Setup of P:
// adder_32bit
module adder_32bit(
    input clk,
    input rst,
    input [31:0] i_a,
    input [31:0] i_b,
    input i_vld,
    output reg [31:0] o_res,
    output reg o_res_vld,
    output reg overflow
);
wire [7:0] shift;
wire [23:0] al_man_a, al_man_b;
wire sign_a, sign_b, sign_res;
wire [7:0] exp_a, exp_b, exp_res;
wire [23:0] man_a, man_b, man_res;
wire [24:0] res;
wire operation_overflow;
assign sign_a = i_a[31];
assign sign_b = i_b[31];
assign exp_a = i_a[30:23];
assign exp_b = i_b[30:23];
assign man_a = (exp_a == 8'b0) ? {1'b0, i_a[22:0]} : {1'b1, i_a[22:0]};  
assign man_b = (exp_b == 8'b0) ? {1'b0, i_b[22:0]} : {1'b1, i_b[22:0]};
wire is_nan_a = ((exp_a == 8'b11111111) && (man_a[22:0] != 0));  
wire is_nan_b = ((exp_b == 8'b11111111) && (man_b[22:0] != 0));
wire is_inf_a = ((exp_a == 8'b11111111) && (man_a[22:0] == 0));
wire is_inf_b = ((exp_b == 8'b11111111) && (man_b[22:0] == 0));
wire is_zero_a = ((i_a[30:0] == 0));  
wire is_zero_b = ((i_b[30:0] == 0));
CompareAndShift32Bit u_CompareAndShift32Bit (
    .exp_a(exp_a),           
    .exp_b(exp_b),           
    .man_a(man_a),           
    .man_b(man_b),           
    .al_man_a(al_man_a),     
    .al_man_b(al_man_b),     
    .shift(shift)            
);
Addition32Bit u_Addition32Bit (
    .sign_a(sign_a),         
    .sign_b(sign_b),         
    .a(al_man_a),            
    .b(al_man_b),            
    .res(res),               
    .sign_res(sign_res)      
);
Normalization32Bit u_Normalization32Bit (
    .res(res),                                   
    .exp_base((exp_a > exp_b) ? exp_a : exp_b),  
    .man_res(man_res),                           
    .exp_res(exp_res),                           
    .overflow(operation_overflow)                
);
always @(posedge clk or posedge rst) begin
    if (rst) begin
        o_res <= 32'b0;
        o_res_vld <= 1'b0;
        overflow <= 1'b0;
    end else if (i_vld) begin
        if (is_nan_a || is_nan_b || (is_inf_a && is_inf_b && (sign_a != sign_b))) begin
            o_res <= 32'h7FC00000;  
            overflow <= 1'b1;
        end 
        else if (is_inf_a || is_inf_b) begin
            o_res <= is_inf_a ? i_a : i_b;  
            overflow <= 1'b1;
        end 
        else if (is_zero_a && is_zero_b) begin
            o_res <= 32'b0;  
  ...
For scale: roughly 5000 cells after synthesis, ~100 I/O pins, ~28000 sq um of cells after synthesis.
==> flow/config.mk <==
export PLATFORM = sky130hd
export DESIGN_NAME = adder_32bit
export DESIGN_NICKNAME = adder_32bit
export VERILOG_FILES = /design/flow/design.v
export SDC_FILE = /design/flow/constraint.sdc
export NUM_CORES = 4
export LEC_CHECK = 0
export ABC_AREA = 1
export CAP_MARGIN = 20
export CORE_MARGIN = 2
export CORE_UTILIZATION = 70
export CTS_CLUSTER_SIZE = 87
export HOLD_SLACK_MARGIN = -0.1
export MAX_ROUTING_LAYER = met4
export SLEW_MARGIN = 20
==> flow/constraint.sdc <==
create_clock -name core_clock -period 36.2 [get_ports {clk}]
set_input_delay 7.2400 -clock core_clock [delete_from_list [all_inputs] [get_ports {clk}]]
set_output_delay 7.2400 -clock core_clock [all_outputs]
set_load 0.01 [all_outputs]
run.sh (not shown) runs the stock make flow with config.mk's settings and CLKGATE_MAP_FILE=.
Having completed the whole flow, P delivered a layout that passed the timing, design-rule and antenna checks.
The following lists how Q was set up differently from P:
- a change of CORE_UTILIZATION from 70 to 40
- a deleted MAX_ROUTING_LAYER that had been met4
- a deleted CTS_CLUSTER_SIZE that had been 87
- a deleted ABC_AREA that had been 1
- a deleted HOLD_SLACK_MARGIN that had been -0.1
- a change of the clock period (ns, I/O delays scaled along) from 36.2 to 39.1
Notes after the runs:
Q: layout-stage area growth over the synthesis result 13 points above P
Compared with P, Q shows a detailed-route wire length per cell that is about 17% higher.
Critical path depth, Q and P: lower on Q
Compared to P, Q leaves more free space in the core.
Compared with P, Q ends up with less cell area.
Diff P -> Q: final worst slack fell by 350 ps; area fraction in compound gates after synthesis rose by 15 points.
Q -> P: max-slew violation count delta 0, exact match
In the metrics for Q and P, the one carrying the lower total via count after detailed routing is Q.
Q: all stages complete, timing, DRC and antenna checks passed
### Q -> R
- the clock period (ns, I/O delays scaled along) now 28.0, was 39.1
R: all stages done; final checks FAILED (negative setup slack). Layout buffer count excluding clock buffers ended up 370% higher on R than on Q. Delta(buffer share of cell area, R - Q) > 0. Re maximum clock path buffer count: no difference whatsoever between Q and R. R vs. Q: clock net sink count was more or less identical, non-filler instance count after layout rose 1245, worst setup slack went down by 7520 ps.
> inputs changed (R -> S)
- CORE_UTILIZATION changed from 40 to 22
- the clock period (ns, I/O delays scaled along) changed from 28.0 to 39.1
Going from R to S, design area decreased by 8900 sq um relative to the old numbers; first-iteration DRC count decreased by about 19% relative to the old numbers; maximum clock insertion buffer count closely matched the old numbers. A worst setup path startpoint of i_a[24] is what S shows, while i_a[23] belongs to R. Compared to R, S shows a wider setup margin. S vs. R: global-route wire length before repair went down by about 10%. The routed via count divided by cell count in R is 1.06 times that in S. Re total track usage: R was higher than S. Of R and S, the lower critical path arrival belongs to R. In summary, S completed successfully, with a layout that passed the timing, design-rule and antenna checks.

---

adder_32bit again, from the RTL that the note above started with.
==> flow/config.mk <==
export PLATFORM = sky130hd
export DESIGN_NAME = adder_32bit
export DESIGN_NICKNAME = adder_32bit
export VERILOG_FILES = /design/flow/design.v
export SDC_FILE = /design/flow/constraint.sdc
export NUM_CORES = 4
export LEC_CHECK = 0
export CAP_MARGIN = 20
export CELL_PAD_IN_SITES_GLOBAL_PLACEMENT = 1
export CORE_ASPECT_RATIO = 1.34
export CORE_MARGIN = 2
export CORE_UTILIZATION = 46
export GPL_ROUTABILITY_DRIVEN = 0
export HOLD_SLACK_MARGIN = -0.0
export MIN_ROUTING_LAYER = met1
export PLACE_DENSITY_LB_ADDON = 0.23
export SLEW_MARGIN = 15
==> flow/constraint.sdc <==
create_clock -name core_clock -period 32.9 [get_ports {clk}]
set_input_delay 6.5800 -clock core_clock [delete_from_list [all_inputs] [get_ports {clk}]]
set_output_delay 6.5800 -clock core_clock [all_outputs]
set_load 0.01 [all_outputs]
The starting point finished with setup timing left.
Rerun with:
ABC_AREA = 1   (was unset)
CORE_UTILIZATION = 55   (was 46)
CTS_CLUSTER_SIZE = 87   (was unset)
GPL_ROUTABILITY_DRIVEN = 1   (was 0)
SETUP_SLACK_MARGIN = -1.75   (was unset)
clock period = 22.8 ns   (was 32.9 ns; I/O delays follow)
Effect: The new run finished but failed the layout checks on setup timing; cell count rose by 22%; synthesized cell count rose by 34%; worst hold slack degrades by 0.020 ns; utilization rose by 6.1 points; synthesized area rose by 17%; cell area rose by 6.0%; clock-buffer cell count is unchanged; setup slack degrades by 3.4 ns; first-iteration DRC count fell by 29%.
Rerun with:
ABC_AREA = unset   (was 1)
CORE_UTILIZATION = 51   (was 55)
CTS_CLUSTER_SIZE = unset   (was 87)
GPL_ROUTABILITY_DRIVEN = 0   (was 1)
HOLD_SLACK_MARGIN = 0.29   (was -0.0)
PLACE_DENSITY = 0.44   (was unset)
PLACE_DENSITY_LB_ADDON = unset   (was 0.23)
SETUP_SLACK_MARGIN = unset   (was -1.75)
clock period = 34.3 ns   (was 22.8 ns; I/O delays follow)
Outcome: The changed run finished but failed the layout checks on setup timing; via count fell by 6.7%; global-route usage increases by 3.1 points; worst setup slack improved by 3.9 ns; count of clock-buffer cells in the layout came out lower by 1; area after synthesis falls by about 15%; core utilization came out lower by 0.54 points; flip-flop count is unchanged; first-iteration DRC count came out higher by 32%; worst hold slack improved by 0.030 ns; critical path depth went down by 52.
Rerun with:
CELL_PAD_IN_SITES_GLOBAL_PLACEMENT = 0   (was 1)
CORE_UTILIZATION = 56   (was 51)
HOLD_SLACK_MARGIN = -0.0   (was 0.29)
PLACE_DENSITY = unset   (was 0.44)
With this change the flow never finished: it broke off in global routing (5_1_grt) (GRT-0232).
Area after synthesis is unchanged.
Die size goes down by a little under a tenth.
Synthesized cell count does not change.
Rerun with:
CORE_MARGIN = 7   (was 2)
CORE_UTILIZATION = 46   (was 56)
CTS_CLUSTER_SIZE = 10   (was unset)
PLACE_DENSITY_LB_ADDON = 0.23   (was unset)
TNS_END_PERCENT = 10   (was unset)
clock period = 44.3 ns   (was 34.3 ns; I/O delays follow)
What happened:
- The new run produced a clean layout
- synthesized area stays the same
- die area rose by a quarter to a third
- synthesized cell count stays the same

---

## alpha
The RTL this note starts from:
==> flow/design.v <==
`timescale 1ns / 1ps
module CompareAndShift32Bit (
    input [7:0] exp_a,
    input [7:0] exp_b,
    input [23:0] man_a,
    input [23:0] man_b,
    output reg [23:0] al_man_a,
    output reg [23:0] al_man_b,
    output reg [7:0] shift
);
    always @(*) begin
        if (exp_a > exp_b) begin
            shift = exp_a - exp_b;
            al_man_a = man_a;
            al_man_b = man_b >> shift;
        end else begin
            shift = exp_b - exp_a;
            al_man_a = man_a >> shift;
            al_man_b = man_b;
        end
    end
endmodule
`timescale 1ns / 1ps
module Addition32Bit (
    input sign_a,
    input sign_b,
    input [23:0] a,b,
    output reg [24:0] res,
    output reg sign_res
    );
    always @(*) begin
        if (sign_a == sign_b) begin
            sign_res = sign_a;   
            res = a+b;
        end
        else if (a >= b) begin
            res = a - b;
            sign_res = sign_a;
        end
        else begin
            res = b - a;
            sign_res = sign_b;
        end
    end
endmodule	
`timescale 1ns / 1ps
module Normalization32Bit (
    input [24:0] res,
    input [7:0] exp_base,
    output reg [23:0] man_res,
    output reg [7:0] exp_res,
    output reg overflow
);
    reg [24:0] normalized_result;
    integer i;
    always @(*) begin
        normalized_result = res;
        exp_res = exp_base;
        if (normalized_result[24]) begin
            normalized_result = normalized_result >> 1;
            exp_res = exp_base + 1;
        end else begin
            for (i = 0; i < 24; i = i + 1) begin
                if (normalized_result[23] == 0 && exp_res > 0) begin
                    normalized_result = normalized_result << 1;
                    exp_res = exp_res - 1;
                end
            end
            if (normalized_result == 25'b0)
                exp_res = 8'b0;
        end
        man_res = normalized_result[23:0];
        overflow = (exp_res >= 8'b11111111);
    end
endmodule
`timescale 1ns / 1ps
module adder_32bit(
    input clk,
    input rst,
    input [31:0] i_a,
    input [31:0] i_b,
    input i_vld,
    output reg [31:0] o_res,
    output reg o_res_vld,
    output reg overflow
);
wire [7:0] shift;
wire [23:0] al_man_a, al_man_b;
wire sign_a, sign_b, sign_res;
wire [7:0] exp_a, exp_b, exp_res;
wire [23:0] man_a, man_b, man_res;
wire [24:0] res;
wire operation_overflow;
assign sign_a = i_a[31];
assign sign_b = i_b[31];
assign exp_a = i_a[30:23];
assign exp_b = i_b[30:23];
assign man_a = (exp_a == 8'b0) ? {1'b0, i_a[22:0]} : {1'b1, i_a[22:0]};  
assign man_b = (exp_b == 8'b0) ? {1'b0, i_b[22:0]} : {1'b1, i_b[22:0]};
wire is_nan_a = ((exp_a == 8'b11111111) && (man_a[22:0] != 0));  
wire is_nan_b = ((exp_b == 8'b11111111) && (man_b[22:0] != 0));
wire is_inf_a = ((exp_a == 8'b11111111) && (man_a[22:0] == 0));
wire is_inf_b = ((exp_b == 8'b11111111) && (man_b[22:0] == 0));
wire is_zero_a = ((i_a[30:0] == 0));  
wire is_zero_b = ((i_b[30:0] == 0));
CompareAndShift32Bit u_CompareAndShift32Bit (
    .exp_a(exp_a),           
    .exp_b(exp_b),           
    .man_a(man_a),           
    .man_b(man_b),           
    .al_man_a(al_man_a),     
    .al_man_b(al_man_b),     
    .shift(shift)            
);
Addition32Bit u_Addition32Bit (
    .sign_a(sign_a),         
    .sign_b(sign_b),         
    .a(al_man_a),            
    .b(al_man_b),            
    .res(res),               
    .sign_res(sign_res)      
);
Normalization32Bit u_Normalization32Bit (
    .res(res),                                   
    .exp_base((exp_a > exp_b) ? exp_a : exp_b),  
    .man_res(man_res),                           
    .exp_res(exp_res),                           
    .overflow(operation_overflow)                
);
always @(posedge clk or posedge rst) begin
    if (rst) begin
        o_res <= 32'b0;
        o_res_vld <= 1'b0;
        overflow <= 1'b0;
    end else if (i_vld) begin
        if (is_nan_a || is_nan_b || (is_inf_a && is_inf_b && (sign_a != sign_b))) begin
            o_res <= 32'h7FC00000;  
            overflow <= 1'b1;
        end 
        else if (is_inf_a || is_inf_b) begin
            o_res <= is_inf_a ? i_a : i_b;  
            overflow <= 1'b1;
        end 
        else if (is_zero_a && is_zero_b) begin
            o_res <= 32'b0;  
            overflow <= 1'b0;
        end 
        else begin
        o_res <= {sign_res, exp_res, man_res[22:0]};
        o_res_vld <= 1'b1;
        overflow <= operation_overflow;
        end
        o_res_vld <= 1'b1;
    end else begin
        o_res_vld <= 1'b0;
    end
end
endmodule
clock: 65.5 ns
lec_check: 0
cap_margin: 20
cell_pad_in_sites_detail_placement: 0
cell_pad_in_sites_global_placement: 2
core_aspect_ratio: 1.34
core_margin: 7
core_utilization: 36
cts_cluster_diameter: 334
cts_cluster_size: 71
gpl_routability_driven: 0
gpl_timing_driven: 0
hold_slack_margin: -0.0
max_routing_layer: met4
min_routing_layer: met1
place_density_lb_addon: 0.23
slew_margin: 15
[inputs] beta vs alpha
Settings: CELL_PAD_IN_SITES_DETAIL_PLACEMENT: 0 -> unset; CTS_CLUSTER_SIZE: 71 -> 95; PLACE_DENSITY: unset -> 0.35; GPL_TIMING_DRIVEN: 0 -> unset; CTS_CLUSTER_DIAMETER: 334 -> 266; MAX_ROUTING_LAYER: met4 -> unset; CELL_PAD_IN_SITES_GLOBAL_PLACEMENT: 2 -> 0; CORE_UTILIZATION: 36 -> 46; TNS_END_PERCENT: unset -> 10; PLACE_DENSITY_LB_ADDON: 0.23 -> unset; the clock period (ns, I/O delays scaled along): 65.5 -> 44.3.
==> results <==
Higher number of global-route vias before repair among beta and alpha: beta. Capture point of the critical path: o_res[30] -> beta, o_res[16] -> alpha. For the relative max-transition margin, beta came in 11 points higher than alpha did. beta reports a lower wire length of the first global-routing pass than alpha does. Re total length of routed wires: beta and alpha aren't equal, and the higher value belongs to alpha. Vertical extent of the die was lower in the run labelled beta. Against alpha, beta comes in 910 µm² higher on cell area after placement. beta against alpha: fraction of met3 tracks used by global routing now larger, fraction of area in multi-input gates now sits higher.
What gamma does differently from beta at the input level:
Settings: PLACE_DENSITY now 0.53, was 0.35; CELL_PAD_IN_SITES_GLOBAL_PLACEMENT now 2, was 0; CORE_ASPECT_RATIO now 0.5, was 1.34; CTS_CLUSTER_SIZE now 99, was 95; TNS_END_PERCENT no longer set, was 10; CTS_CLUSTER_DIAMETER no longer set, was 266.
Results
Changes observed in gamma relative to beta: met2 wirelength from detailed routing fell about 20%, worst slack on hold paths rose 0.013 ns, count of hold-fix buffers inserted at cts about even.
Across beta and gamma, the outcome is the same: a clean finish for every run.
Relative to beta, tap cell instance count increased by 0.58% in gamma.
Inputs modified between gamma and delta:
Settings: swapping 0.53 for 0.88 in PLACE_DENSITY; swapping 0.5 for 1.34 in CORE_ASPECT_RATIO; putting CTS_CLUSTER_DIAMETER at 202 where nothing was set; swapping 2 for 0 in CELL_PAD_IN_SITES_GLOBAL_PLACEMENT; putting TNS_END_PERCENT at 10 where nothing was set.
Notes after the runs:
delta: all stages complete, timing, DRC and antenna checks passed
Cell area | delta vs gamma | delta smaller
delta ended up with overflow as its endpoint of the worst setup timing path; gamma ended up with o_res[26].
When delta is measured against gamma, its via count turns out 1883 higher.
delta vs gamma — chip width dropped by more than a quarter
When the final numbers for delta and gamma were put side by side, the relative slew slack turned out to be smaller in gamma.
delta vs gamma: detailed-route wire length up slightly
Lower path length in cells of the critical path goes to delta over gamma.
[compare] base=gamma new=delta: time the worst path needs with I/O delays and setup grew by 0.55 ns; met3 demand-to-capacity share in global routing grew by 4.5 points; wire length of the first global-routing pass shrank by 1.2%.
